==> xenon: inputs <==
==> flow/design.v (excerpt) <==
module i16_biquad(
    input CLK, RST,
    input unsigned [15:0] A,
    output signed [15:0] B,
    input signed [15:0] b_0,
    input signed [15:0] b_1,
    input signed [15:0] b_2,
    input signed [15:0] a_1,
    input signed [15:0] a_2
);
wire signed [17:0] feedback;
wire signed [31:0] P_b0;
wire signed [31:0] P_b1;
wire signed [31:0] P_b2;
wire signed [33:0] P_a1;
wire signed [33:0] P_a2;
wire signed [35:0] S_0;
wire signed [35:0] S_1;
wire signed [35:0] S_2;
wire signed [35:0] Z_0;
wire signed [35:0] Z_1;
i16_mul mul_b0(
    .A(A),
    .B(b_0),
    .P(P_b0)
);
i16_mul mul_b1(
    .A(A),
    .B(b_1),
    .P(P_b1)
);
i16_mul mul_b2(
    .A(A),
    .B(b_2),
    .P(P_b2)
);
i18_mul mul_a1(
    .A(feedback),
    .B_coef(a_1),
    .P(P_a1)
);
i18_mul mul_a2(
    .A(feedback),
    .B_coef(a_2),
    .P(P_a2)
);
i36_acc ACC_0(
    .A(P_a2),
    .B(P_b2),
    ._Z(36'sd0),
    .S(S_0)
);
i36_acc ACC_1(
  ...
make LEC_CHECK=0 ABC_AREA=0 CAP_MARGIN=5 CORE_ASPECT_RATIO=0.94 CORE_MARGIN=6 CORE_UTILIZATION=72 CTS_CLUSTER_DIAMETER=317 CTS_CLUSTER_SIZE=98 GPL_ROUTABILITY_DRIVEN=1 GPL_TIMING_DRIVEN=1 HOLD_SLACK_MARGIN=0.26 PLACE_DENSITY_LB_ADDON=0.06 SETUP_SLACK_MARGIN=-1.58 SLEW_MARGIN=20 TNS_END_PERCENT=5 finish   # period 23.7 ns
run.sh (not shown) runs the stock make flow with config.mk's settings and CLKGATE_MAP_FILE=.
==> yarrow: changes against xenon <==
CORE_ASPECT_RATIO = 1.97   (was 0.94)
CORE_MARGIN = 4   (was 6)
CORE_UTILIZATION = 56   (was 72)
==> zinc: changes against xenon <==
CORE_MARGIN = 2   (was 6)
CTS_CLUSTER_DIAMETER = not set   (was 317)
CTS_CLUSTER_SIZE = 76   (was 98)
HOLD_SLACK_MARGIN = -0.08   (was 0.26)
PLACE_DENSITY = 0.66   (was not set)
PLACE_DENSITY_LB_ADDON = not set   (was 0.06)
SETUP_SLACK_MARGIN = 2.01   (was -1.58)
TNS_END_PERCENT = 80   (was 5)
==> flow/constraint.sdc (replaced) <==
create_clock -name core_clock -period 11.1 [get_ports {CLK}]
set_input_delay 2.2200 -clock core_clock [delete_from_list [all_inputs] [get_ports {CLK}]]
set_output_delay 2.2200 -clock core_clock [all_outputs]
set_load 0.01 [all_outputs]
==> results.txt <==
yosys + openroad results -> run status=no timing/DRC/antenna violations, post-CTS setup-driven buffer insertion count=0, Chip Area=86720 sq um, R2R Path Start=DELAY_1.READ[8]$_DFF_PN0_, Final Critical Period=18.98 ns, critical path depth in cells=44, maximum number of pins on one net before global-route repair=72
That was xenon.
==> results.txt <==
yosys + openroad results -> Chip Area=108100 sq um, maximum number of pins on one net before global-route repair=just under 50, critical path depth in cells=44, highest signal layer in the routed design=met5, Non-Filler Instances=7302, count of cells resized by post-cts repair=0, run status=no timing/DRC/antenna violations, post-CTS setup-driven buffer insertion count=0, R2R Path Start=DELAY_1.READ[7]$_DFF_PN0_
That was yarrow.
==> results.txt <==
yosys + openroad results -> R2R Path Start=DELAY_1.READ[8]$_DFF_PN0_, SO Viols=negative setup slack, run status=finished with violations, post-route setup slack=-3.332 ns, setup violators final=78, Chip Area=slightly above 80000 sq um, post-CTS setup-driven buffer insertion count=71, Final Critical Period=14.43 ns, maximum number of pins on one net before global-route repair=38
That was zinc.

========
==> run D <==
==> flow/design.v <==
module i16_mul(
    input signed [15:0] A,
    input signed [15:0] B,
    output signed [31:0] P
);
assign P = A * B;
endmodule
module i18_mul(
    input signed [17:0] A,
    input signed [15:0] B_coef,
    output signed [33:0] P
);
assign P = A * B_coef;
endmodule
module i36_acc(
    input signed [33:0] A,
    input signed [31:0] B,
    input signed [35:0] _Z,
    output signed [35:0] S
);
wire signed [35:0] A_ext = {{2{A[33]}}, A};
wire signed [35:0] B_ext = {{4{B[31]}}, B};
assign S = A_ext + B_ext + _Z;
endmodule
module i36_delay(
    input CLK,
    input RST,
    input signed [35:0] STORE,
    output reg signed [35:0] READ
);
always @ (posedge CLK, negedge RST) begin
    if (!RST) begin
        READ <= 0;
    end else begin
        READ <= STORE;
    end
end
endmodule
module i36_trunc(
    input signed [35:0] A,
    output reg signed [15:0] B_sat,
    output reg signed [17:0] B
);
wire signed [35:0] shifted_inter = (A >>> 14);
wire signed [21:0] shifted = shifted_inter[21:0];
always @(*) begin
    B = $signed(shifted[17:0]);
    if (shifted > 22'sd32767) B_sat = 16'sd32767;
    else if (shifted < -22'sd32768) B_sat = -16'sd32768;
    else B_sat = $signed(shifted[15:0]);
end
endmodule
module i16_biquad(
    input CLK, RST,
    input unsigned [15:0] A,
    output signed [15:0] B,
    input signed [15:0] b_0,
    input signed [15:0] b_1,
    input signed [15:0] b_2,
    input signed [15:0] a_1,
    input signed [15:0] a_2
);
wire signed [17:0] feedback;
wire signed [31:0] P_b0;
wire signed [31:0] P_b1;
wire signed [31:0] P_b2;
wire signed [33:0] P_a1;
wire signed [33:0] P_a2;
wire signed [35:0] S_0;
wire signed [35:0] S_1;
wire signed [35:0] S_2;
wire signed [35:0] Z_0;
wire signed [35:0] Z_1;
i16_mul mul_b0(
    .A(A),
    .B(b_0),
    .P(P_b0)
);
i16_mul mul_b1(
    .A(A),
    .B(b_1),
    .P(P_b1)
);
i16_mul mul_b2(
    .A(A),
    .B(b_2),
    .P(P_b2)
);
i18_mul mul_a1(
    .A(feedback),
    .B_coef(a_1),
    .P(P_a1)
);
i18_mul mul_a2(
    .A(feedback),
    .B_coef(a_2),
    .P(P_a2)
);
i36_acc ACC_0(
    .A(P_a2),
    .B(P_b2),
    ._Z(36'sd0),
    .S(S_0)
);
i36_acc ACC_1(
    .A(P_a1),
    .B(P_b1),
    ._Z(Z_0),
    .S(S_1)
);
i36_acc ACC_2(
    .A(34'sd0),
    .B(P_b0),
    ._Z(Z_1),
    .S(S_2)
);
i36_delay DELAY_0(
    .CLK(CLK),
    .RST(RST),
    .STORE(S_0),
    .READ(Z_0)
);
i36_delay DELAY_1(
    .CLK(CLK),
    .RST(RST),
    .STORE(S_1),
    .READ(Z_1)
);
i36_trunc OUT(
    .A(S_2),
    .B(feedback),
    .B_sat(B)
);
endmodule
==> flow/run.sh <==
#!/bin/bash
# the make line also repeats each setting of config.mk as NAME=value (left out here)
make -C /OpenROAD-flow-scripts/flow DESIGN_CONFIG=/design/flow/config.mk WORK_HOME=/design/flow/orfs CLKGATE_MAP_FILE= finish
==> flow/config.mk <==
export PLATFORM = sky130hd
export DESIGN_NAME = i16_biquad
export DESIGN_NICKNAME = i16_biquad
export VERILOG_FILES = /design/flow/design.v
export SDC_FILE = /design/flow/constraint.sdc
export NUM_CORES = 4
export LEC_CHECK = 0
export CAP_MARGIN = 20
export CELL_PAD_IN_SITES_DETAIL_PLACEMENT = 1
export CORE_MARGIN = 2
export CORE_UTILIZATION = 22
export CTS_CLUSTER_SIZE = 11
export PLACE_DENSITY_LB_ADDON = 0.14
export SLEW_MARGIN = 30
==> flow/constraint.sdc <==
create_clock -name core_clock -period 17.5 [get_ports {CLK}]
set_input_delay 3.5000 -clock core_clock [delete_from_list [all_inputs] [get_ports {CLK}]]
set_output_delay 3.5000 -clock core_clock [all_outputs]
set_load 0.01 [all_outputs]
==> run P (differences from run D) <==
==> flow/config.mk (replaced) <==
export PLATFORM = sky130hd
export DESIGN_NAME = i16_biquad
export DESIGN_NICKNAME = i16_biquad
export VERILOG_FILES = /design/flow/design.v
export SDC_FILE = /design/flow/constraint.sdc
export NUM_CORES = 4
export LEC_CHECK = 0
export ABC_AREA = 1
export CAP_MARGIN = 20
export CORE_ASPECT_RATIO = 1.47
export CORE_MARGIN = 2
export CORE_UTILIZATION = 72
export CTS_CLUSTER_DIAMETER = 242
export CTS_CLUSTER_SIZE = 99
export PLACE_DENSITY = 0.41
export SLEW_MARGIN = 20
export TNS_END_PERCENT = 10
==> flow/constraint.sdc (replaced) <==
create_clock -name core_clock -period 9.14 [get_ports {CLK}]
set_input_delay 1.8280 -clock core_clock [delete_from_list [all_inputs] [get_ports {CLK}]]
set_output_delay 1.8280 -clock core_clock [all_outputs]
set_load 0.01 [all_outputs]
==> results <==
metric                                                         run D                      run P
Post-Synthesis Net Count                                        8133                       8971
Aoi/oai-family share of the synthesized area                  0.0310                     0.0202
Post-cts gate resize count                                         1                        605
Cell row count                                                   187                        126
Placed wire-length estimate after detailed placement       170000 µm                  171000 µm
Pre-CTS setup slack                                          -591 ps                   -5310 ps
Post-synth design cell area                                57500 µm²                  58500 µm²
AND/OR/NAND/NOR Cells, Area Fraction                           0.130                      0.124
Outcome                                               finished clean  aborted with a tool error
Failing step                                                       -             global routing
Placed Cells incl. Taps                                         9490                       8489
Post-Synthesis Cells                                            6004                       6842
Horizontal extent of the die                                  515 µm                     239 µm
Die outline height                                            515 µm                     350 µm
Area figure in the yosys stat output                       57500 µm²                  58500 µm²
Share of the core filled by cells before placement             0.221                      0.728
Yosys Instances                                                 6004                       6842
Core ar.                                                  260000 µm²                  80400 µm²
Routability cong.                                              0.804                       1.02
Sequential fraction of the synthesis area                     0.0309                     0.0304
Adder Area Share                                               0.655                      0.643
Die ar.                                                   265000 µm²                  83600 µm²
Share of the synthesized area in the top cell type             0.568                      0.557
Xor and xnor area share after synthesis                       0.0188                     0.0161
Post-CTS Setup Repair Bufs                                         0                        134
